## a_filter_reference_32x11
module a_filter_reference_32x11(
    input [31:0] x_in,
    input clk,
    input [5:0] reset,
    output [31:0] y_out);
Size in the first run: roughly 540 flip-flops.
clock: 4.37 ns
lec_check: 0
cap_margin: 40
core_margin: 2
core_utilization: 70
cts_cluster_diameter: 201
cts_cluster_size: 41
place_density_lb_addon: 0.02
slew_margin: 20
run.sh (not shown) runs the stock make flow with config.mk's settings and CLKGATE_MAP_FILE=.
The starting point never finished: it broke off in 5_1_grt.
Rerun with:
--- a/flow/config.mk
+++ b/flow/config.mk
@@ -8 +8 @@
-export CAP_MARGIN = 40
+export CAP_MARGIN = 20
@@ -10,4 +10 @@
-export CORE_UTILIZATION = 70
-export CTS_CLUSTER_DIAMETER = 201
-export CTS_CLUSTER_SIZE = 41
-export PLACE_DENSITY_LB_ADDON = 0.02
+export CORE_UTILIZATION = 59
What happened:
- The new run ran to the end with violations: negative setup slack
- die size is higher by about a fifth
- synthesized area stays the same
- synthesized cell count does not change
Rerun with:
--- a/flow/config.mk
+++ b/flow/config.mk
@@ -10 +10 @@
-export CORE_UTILIZATION = 59
+export CORE_UTILIZATION = 28
==> flow/constraint.sdc (replaced) <==
create_clock -name core_clock -period 8.86 [get_ports {clk}]
set_input_delay 1.7720 -clock core_clock [delete_from_list [all_inputs] [get_ports {clk}]]
set_output_delay 1.7720 -clock core_clock [all_outputs]
set_load 0.01 [all_outputs]
Result: Now the flow finished with timing, DRC and antenna clean; worst setup slack improved by 3300 ps; clock skew came out lower by 7.3 ps; final cell count fell by 2.0%.
Rerun with:
--- a/flow/config.mk
+++ b/flow/config.mk
@@ -10 +10 @@
-export CORE_UTILIZATION = 28
+export CORE_UTILIZATION = 66
==> flow/constraint.sdc (replaced) <==
create_clock -name core_clock -period 7.43 [get_ports {clk}]
set_input_delay 1.4860 -clock core_clock [delete_from_list [all_inputs] [get_ports {clk}]]
set_output_delay 1.4860 -clock core_clock [all_outputs]
set_load 0.01 [all_outputs]
=> Now the flow ran to the end with violations: negative setup slack; sequential cell count is unchanged; via count climbs by a few percent; die size went down by well over a third; synthesized cell count stays the same.
Rerun with:
--- a/flow/config.mk
+++ b/flow/config.mk
@@ -7,0 +8 @@
+export ABC_AREA = 1
@@ -10 +11,2 @@
-export CORE_UTILIZATION = 66
+export CORE_UTILIZATION = 72
+export PLACE_DENSITY_LB_ADDON = 0.06
The new run ended with an error in 5_1_grt.
Synthesized area grows by 14%.
Die area climbs by 4.8%.
Synthesized cell count grows by 35%.
Rerun with:
--- a/flow/config.mk
+++ b/flow/config.mk
@@ -8 +7,0 @@
-export ABC_AREA = 1
@@ -11,2 +10 @@
-export CORE_UTILIZATION = 72
-export PLACE_DENSITY_LB_ADDON = 0.06
+export CORE_UTILIZATION = 66
==> flow/constraint.sdc (replaced) <==
create_clock -name core_clock -period 7.46 [get_ports {clk}]
set_input_delay 1.4920 -clock core_clock [delete_from_list [all_inputs] [get_ports {clk}]]
set_output_delay 1.4920 -clock core_clock [all_outputs]
set_load 0.01 [all_outputs]
- Now the flow finished but fails on negative setup slack
- die size falls by a few percent
- area after synthesis falls by roughly a tenth
- synthesized cell count falls by a quarter to a third

========
run A:
a_filter_reference_32x11 again, from the RTL that the note above started with.
make LEC_CHECK=0 ABC_AREA=1 CAP_MARGIN=20 CORE_ASPECT_RATIO=0.91 CORE_MARGIN=2 CORE_UTILIZATION=72 CTS_CLUSTER_SIZE=11 SLEW_MARGIN=20 finish   # period 8.54 ns
Edits applied to the flow inputs when going from run A to run B:
- CTS_CLUSTER_SIZE: 11 -> unset
- ABC_AREA: 1 -> unset
- the clock period (ns, I/O delays scaled along): 8.54 -> 7.5
==> comparison <==
- Run B finished all stages; layout check result: FAIL, due to setup timing.
- Number of logic gates of run B falls short of that of run A by more than a quarter.
- Run B vs. run A: total length of routed met2 wires went down 14000 µm, number of sequential storage elements held, floorplan core area went down 13%, worst path required time went down 0.83 ns, starting density of the core went up 0.22 points.
Edits applied to the flow inputs when going from run B to run C:
- CORE_ASPECT_RATIO no longer set, was 0.91
- CORE_UTILIZATION now 66, was 72
- the clock period (ns, I/O delays scaled along) now 9.92, was 7.5
Run C vs. run B: yosys stat cell total level, total negative slack increased by 37.24 ns relative to the old numbers, design area went down 7.1%. For run C, the endpoint of the most critical setup path was y_out[20], unlike run B, where it was y_out[28]. Comparing run B and run C, violation count after the first detailed-routing iteration is lower on run C. The run showing the smaller wire length is run C. Of run B and run C, only run C finishes the flow clean. | run B | all stages done | FAIL | setup timing |. Of run C and run B, it is run C that has the lower area of the multi-input gates. Cmp run B and run C / layout overhead on the synthesized area / higher: run B. Die outline area: run B and run C compared, higher one is run C.
Here is what was changed in the inputs of run D compared with run C.
- changing CORE_UTILIZATION from 66 to 40
- changing the clock period (ns, I/O delays scaled along) from 9.92 to 8.86
Results
Side by side, height of the die turned out higher in run D than in run C. For run D, the highest metal layer with signal wires was met5, unlike run C, where it was met4. Re number of antenna violations at the first check in global routing: run C was lower than run D. Met2 layer usage reported by global route (lower): run D. In the floorplan summary, run D is listed with a die area greater than that of run C.
Here is what was changed in the inputs of run E compared with run D.
- CORE_UTILIZATION now 72, was 40
- PLACE_DENSITY_LB_ADDON now 0.0, previously not set
- the clock period (ns, I/O delays scaled along) now 8.38, was 8.86
==> results <==
The layout from run E, despite a flow that completed every stage, fails the layout checks, with the failing checks listed as setup timing.
Side by side, global-route usage turned out higher in run E than in run D.
Compared with run D, run E shows a proportion of cell area occupied by registers that is 0.23 points higher.
Looking at top routing layer in use, the met5 result is from run D; the met4 one comes from run E.
Run D → run E: worst hold slack +0.0078 ns, non-clock buffer count +about 30%.

========
a_filter_reference_32x11 again, from the RTL that the note above started with.
Design a_filter_reference_32x11, start of the top module:
module a_filter_reference_32x11(
    input [31:0] x_in,
    input clk,
    input [5:0] reset,
    output [31:0] y_out);
Settings: LEC_CHECK=0, ABC_AREA=1, CAP_MARGIN=30, CORE_ASPECT_RATIO=0.83, CORE_MARGIN=2, CORE_UTILIZATION=71, CTS_CLUSTER_DIAMETER=242, CTS_CLUSTER_SIZE=39, GPL_ROUTABILITY_DRIVEN=1, GPL_TIMING_DRIVEN=1, MAX_ROUTING_LAYER=met4, SETUP_SLACK_MARGIN=-0.16, SLEW_MARGIN=20; clock period 7.09 ns.
The first run ended with an error in 5_1_grt (GRT-0232).
==> next run, changes <==
ABC_AREA = unset   (was 1)
CORE_UTILIZATION = 56   (was 71)
CTS_CLUSTER_DIAMETER = unset   (was 242)
CTS_CLUSTER_SIZE = unset   (was 39)
GPL_ROUTABILITY_DRIVEN = 0   (was 1)
GPL_TIMING_DRIVEN = 0   (was 1)
MAX_ROUTING_LAYER = unset   (was met4)
clock period = 6.45 ns   (was 7.09 ns; I/O delays follow)
This time the run finished but failed the layout checks on negative setup slack. Synthesized cell count goes down by about 26%. Synthesized area goes down by 13%. Die area goes up by about 11%.
==> next run, changes <==
CORE_UTILIZATION = 71   (was 56)
GPL_ROUTABILITY_DRIVEN = 1   (was 0)
GPL_TIMING_DRIVEN = 1   (was 0)
clock period = 3.57 ns   (was 6.45 ns; I/O delays follow)
Effect:
- With this change the flow never finished: it broke off in 4_1_cts on DPL-0038
- die size came out lower by 21%
- synthesized area does not change
- synthesized cell count does not change
==> next run, changes <==
ABC_AREA = 1   (was unset)
CTS_CLUSTER_DIAMETER = 242   (was unset)
CTS_CLUSTER_SIZE = 39   (was unset)
HOLD_SLACK_MARGIN = 0.29   (was unset)
clock period = 7.22 ns   (was 3.57 ns; I/O delays follow)
After rerunning:
- The changed run stopped in 5_1_grt, error GRT-0232
- synthesized area came out higher by about 14%
- die size came out higher by about 14%
- synthesized cell count came out higher by 35%

========
Starting RTL as in the previous note.
Design a_filter_reference_32x11, start of the top module:
module a_filter_reference_32x11(
    input [31:0] x_in,
    input clk,
    input [5:0] reset,
    output [31:0] y_out);
clock: 5.65 ns
lec_check: 0
abc_area: 1
cap_margin: 20
cell_pad_in_sites_global_placement: 3
core_margin: 2
core_utilization: 69
gpl_timing_driven: 1
min_routing_layer: met2
place_density_lb_addon: 0.15
setup_slack_margin: -0.39
slew_margin: 20
tns_end_percent: 70
The starting point did not get past global placement without I/O on FLW-0024.
Change:
Settings changed: CELL_PAD_IN_SITES_GLOBAL_PLACEMENT 3 to unset, CORE_ASPECT_RATIO set to 0.91, CORE_UTILIZATION 69 to 72, GPL_TIMING_DRIVEN 1 to unset, MIN_ROUTING_LAYER met2 to unset, PLACE_DENSITY set to 0.39, PLACE_DENSITY_LB_ADDON 0.15 to unset, SETUP_SLACK_MARGIN -0.39 to unset, TNS_END_PERCENT 70 to unset.
Clock period 5.65 ns to 8.54 ns, I/O delays scaled along.
What happened: This time the run finished with timing, DRC and antenna clean. Synthesized area does not change. Die size goes down by 4.1%. Synthesized cell count does not change.
Change:
Settings changed: ABC_AREA 1 to unset, CORE_ASPECT_RATIO 0.91 to unset, CTS_CLUSTER_SIZE set to 95, PLACE_DENSITY 0.39 to 0.38.
Clock period 8.54 ns to 6.32 ns, I/O delays scaled along.
The changed run failed in global routing on GRT-0232; synthesized cell count came out lower by 26%; die area came out lower by 12%; synthesized area came out lower by 13%.

========
Setup of exp/quartz:
Starting RTL as in the previous note.
export LEC_CHECK = 0
export ABC_AREA = 0
export CAP_MARGIN = 20
export CELL_PAD_IN_SITES_GLOBAL_PLACEMENT = 3
export CORE_ASPECT_RATIO = 1.52
export CORE_MARGIN = 2
export CORE_UTILIZATION = 44
export CTS_CLUSTER_DIAMETER = 79
export CTS_CLUSTER_SIZE = 85
export GPL_ROUTABILITY_DRIVEN = 0
export GPL_TIMING_DRIVEN = 1
export MAX_ROUTING_LAYER = met4
export PLACE_DENSITY_LB_ADDON = 0.02
export SLEW_MARGIN = 15
export TNS_END_PERCENT = 55
create_clock -name core_clock -period 6.45 [get_ports {clk}]
[flow] exp/quartz | stages: complete | final checks: fail | reason: negative setup slack
[inputs] exp/lagoon vs exp/quartz
Settings: removing ABC_AREA (formerly 0); removing CELL_PAD_IN_SITES_GLOBAL_PLACEMENT (formerly 3); removing MAX_ROUTING_LAYER (formerly met4); changing SLEW_MARGIN from 15 to 20; changing CORE_UTILIZATION from 44 to 9; removing CTS_CLUSTER_DIAMETER (formerly 79); removing GPL_TIMING_DRIVEN (formerly 1); removing GPL_ROUTABILITY_DRIVEN (formerly 0); removing TNS_END_PERCENT (formerly 55); removing CORE_ASPECT_RATIO (formerly 1.52); removing PLACE_DENSITY_LB_ADDON (formerly 0.02); removing CTS_CLUSTER_SIZE (formerly 85); changing the clock period (ns, I/O delays scaled along) from 6.45 to 9.92.
--- outcome ---
- Row multi-input logic portion of the cell area: exp/lagoon lower / exp/quartz higher
- Detailed route, exp/lagoon vs exp/quartz: via total lower for exp/lagoon
- Summary: worst setup margin, exp/lagoon better than exp/quartz
- On chip width, the lower figure sits with exp/quartz, not exp/lagoon.
- exp/lagoon: portion of the layout cell area used by clock cells 0.80 points above exp/quartz
- exp/lagoon: flow completed, timing, DRC and antenna clean
- Looking at global routing's busiest layer, the met1 result is from exp/lagoon; the met2 one comes from exp/quartz.
- For the global-route met1 utilization, exp/lagoon came in 13 points lower than exp/quartz did.
For exp/nickel, these inputs were changed with respect to exp/lagoon:
Settings: an added PLACE_DENSITY of 0.67; a change of CORE_UTILIZATION from 9 to 72; an added MAX_ROUTING_LAYER of met4; a change of the clock period (ns, I/O delays scaled along) from 9.92 to 7.46.
Findings:
- The layout from exp/nickel, despite a flow that completed every stage, fails the layout checks, with the failing checks listed as negative setup slack.
- Diff exp/lagoon -> exp/nickel: clock skew moved down.
- Sort exp/nickel and exp/lagoon by total wire length after detailed routing, descending, and exp/nickel comes first.
For exp/juniper, these inputs were changed with respect to exp/nickel:
Settings: putting CORE_ASPECT_RATIO at 0.92 where nothing was set; putting CTS_CLUSTER_SIZE at 90 where nothing was set; putting ABC_AREA at 1 where nothing was set.
### Flow results
Among exp/nickel and exp/juniper, the run that stopped before the end is exp/juniper, and it is the only one.
The die outline width in exp/juniper is 1.11 times that in exp/nickel.
Taking exp/nickel as the reference, in exp/juniper vertical die size up 7.2 um, synthesized instance count up 2,234, area of the core region up 15%.
Summary of exp/juniper over exp/nickel: number of clock buffers inserted by TritonCTS went up by 3, chip area from the yosys synthesis statistics increased by 14% relative to the old numbers, per-instance average area after synthesis lost 15%, sequential cell area fraction in the yosys report went down by 2.5 points.
Setup slack at placement up 0.92 ns in exp/juniper wrt exp/nickel
Placed wire-length estimate after detailed placement on exp/juniper is up relative to exp/nickel.
> inputs changed (exp/juniper -> exp/onyx)
Settings: CTS_CLUSTER_SIZE now 12, was 90; PLACE_DENSITY no longer set, was 0.67; CORE_ASPECT_RATIO now 0.91, was 0.92; MAX_ROUTING_LAYER no longer set, was met4; the clock period (ns, I/O delays scaled along) now 8.58, was 7.46.
--- outcome ---
Of exp/juniper and exp/onyx, just one finished clean: exp/onyx. exp/onyx vs exp/juniper — setup slack at placement rose 0.60 ns. | die size | exp/juniper vs exp/onyx | ≈ equal |. exp/onyx -> exp/juniper: number of instances in the synthesized netlist flat. Compared with exp/juniper, in exp/onyx last weighted congestion value of the routability-driven placer increased by about 2.3% relative to the old numbers; post-synth tally of flip-flops with integrated enable closely matched the old numbers; total of buffers placed on input and output ports closely matched the old numbers.
